Design microP, start of the top module:
module microP(
    input clk,
    input reset,
    output [7:0] imem_addr,
    input [16:0] imem_data,
    output [7:0] dmem_addr,
    output [7:0] dmem_wdata,
    output dmem_we,
    input [7:0] dmem_rdata,
    input [7:0] data_in,
    output out_we,
    output [7:0] data_out_col,
    output [7:0] data_out_addr
    );
reg [7:0] PC;
wire [7:0] PC_1 = PC + 8'd1;
assign imem_addr = PC;
reg [16:0] IR;
reg [7:0] PC_1_d;
wire RW_d, PS_d, MW_d, MA_d, MB_d, CS_d, OW_d, IE_d;
wire [2:0] DA_d, AA_d, BA_d, SH_d;
wire [1:0] MD_d, BS_d;
wire [3:0] FS_d;
instruction_decoder DEC(
    .instruction(IR),
    .RW(RW_d), .DA(DA_d), .MD(MD_d), .BS(BS_d), .PS(PS_d), .MW(MW_d),
    .FS(FS_d), .MA(MA_d), .MB(MB_d), .AA(AA_d), .BA(BA_d), .CS(CS_d),
    .SH(SH_d), .output_write_enable(OW_d), .input_enable(IE_d)
    );
wire [7:0] a_data, b_data, reg_d;
wire RW_w;
wire [2:0] DA_w;
register REGFILE(
    .clk(clk), .addr_a(AA_d), .addr_b(BA_d), .addr_d(DA_w),
    .data_in(reg_d), .wr_en(RW_w), .data_a(a_data), .data_b(b_data)
    );
wire [7:0] const_out, bus_a_d, bus_b_d;
constant_unit CONST(.IM(IR[5:0]), .CS(CS_d), .CU_out(const_out));
mux_a MUXA(.PC(PC_1_d), .a_data(a_data), .A(bus_a_d), .MA(MA_d));
mux_b MUXB(.MB(MB_d), .constantunit_out(const_out), .register_b(b_data), .mux_b_out(bus_b_d));
reg RW_e, PS_e, MW_e, OW_e, IE_e;
reg [2:0] DA_e, SH_e;
reg [1:0] MD_e, BS_e;
reg [3:0] FS_e;
reg [7:0] BUS_A, BUS_B, PC_2;
wire DHS;
datahazard HAZ(.AA(AA_d), .BA(BA_d), .DA(DA_e), .RW(RW_e), .MA(MA_d), .MB(MB_d), .DHS(DHS));
wire [7:0] F, Y;
wire C, N, V, Z;
alu ALU(.A(BUS_A), .B(BUS_B), .FS(FS_e), .sh(SH_e), .F(F), .C(C), .N(N), .V(V), .Z(Z), .Y(Y));
wire [7:0] BrA;
adder BRADD(.PC(PC_2), .B(BUS_B), .BrA(BrA));
wire [1:0] BS_out;
initlogic BRLOGIC(.BS(BS_e), .PS(PS_e), .z(Z), .BS_out(BS_out));
wire B_D;   
  ...
For scale: ~930 cells after synthesis, ~160 flip-flops, roughly 77 I/O pins, about 0.0096 mm2 of cells after synthesis.
clock: 3.51 ns
lec_check: 0
cap_margin: 20
core_margin: 2
core_utilization: 68
cts_cluster_diameter: 104
cts_cluster_size: 37
setup_slack_margin: -0.26
slew_margin: 20
run.sh (not shown) runs the stock make flow with config.mk's settings and CLKGATE_MAP_FILE=.
The starting point died in global routing (5_1_grt).
Change:
CORE_UTILIZATION = 71   (was 68)
CTS_CLUSTER_DIAMETER = not set   (was 104)
CTS_CLUSTER_SIZE = 40   (was 37)
SETUP_SLACK_MARGIN = not set   (was -0.26)
clock period = 2.01 ns   (was 3.51 ns; I/O delays follow)
What happened:
- The new run did not get past clock tree synthesis (4_1_cts)
- synthesized area is unchanged
- synthesized cell count stays the same
- die size shrinks by a few percent
Change:
CORE_UTILIZATION = 40   (was 71)
CTS_CLUSTER_SIZE = not set   (was 40)
PLACE_DENSITY = 0.6   (was not set)
clock period = 5.0 ns   (was 2.01 ns; I/O delays follow)
Outcome: With this change the flow completed with no timing, DRC or antenna violations. Area after synthesis stays the same. Synthesized cell count stays the same. Die size rises by 75%.


microP again, from the RTL that the note above started with.
clock: 3.63 ns
lec_check: 0
cap_margin: 20
core_margin: 2
core_utilization: 68
cts_cluster_diameter: 78
cts_cluster_size: 36
slew_margin: 20
The starting point ended with an error in global routing (5_1_grt) with GRT-0232.
==> next run, changes <==
ABC_AREA = 1   (was unset)
CORE_UTILIZATION = 58   (was 68)
CTS_CLUSTER_DIAMETER = unset   (was 78)
CTS_CLUSTER_SIZE = unset   (was 36)
PLACE_DENSITY = 0.6   (was unset)
clock period = 2.83 ns   (was 3.63 ns; I/O delays follow)
What happened: The changed run ran to the end with violations: negative setup slack. Synthesized area rises by about 1.7%. Die size rose by about 19%. Synthesized cell count rises by 38%.
==> next run, changes <==
CORE_UTILIZATION = 65   (was 58)
CTS_CLUSTER_DIAMETER = 381   (was unset)
CTS_CLUSTER_SIZE = 98   (was unset)
Now the flow failed in global routing (5_1_grt).
Area after synthesis stays the same.
Die size falls by roughly a tenth.
Synthesized cell count is unchanged.
==> next run, changes <==
ABC_AREA = unset   (was 1)
CORE_UTILIZATION = 66   (was 65)
CTS_CLUSTER_DIAMETER = unset   (was 381)
CTS_CLUSTER_SIZE = unset   (was 98)
PLACE_DENSITY = unset   (was 0.6)
clock period = 3.63 ns   (was 2.83 ns; I/O delays follow)
The changed run completed, yet does not pass: negative setup slack.
Area after synthesis came out lower by 1.6%.
Die area is lower by 3.0%.
Synthesized cell count decreases by 28%.
==> next run, changes <==
CORE_ASPECT_RATIO = 1.05   (was unset)
CORE_UTILIZATION = 59   (was 66)
clock period = 5.0 ns   (was 3.63 ns; I/O delays follow)
=> With this change the flow produced a clean layout. Non-clock buffer count falls by 76. Sequential power shrinks by 27%. Synthesized cell count is unchanged. Wire length came out lower by 20%. Via count is lower by 14%.
Power figures rest on the tool's default switching activity, not on a simulated workload.
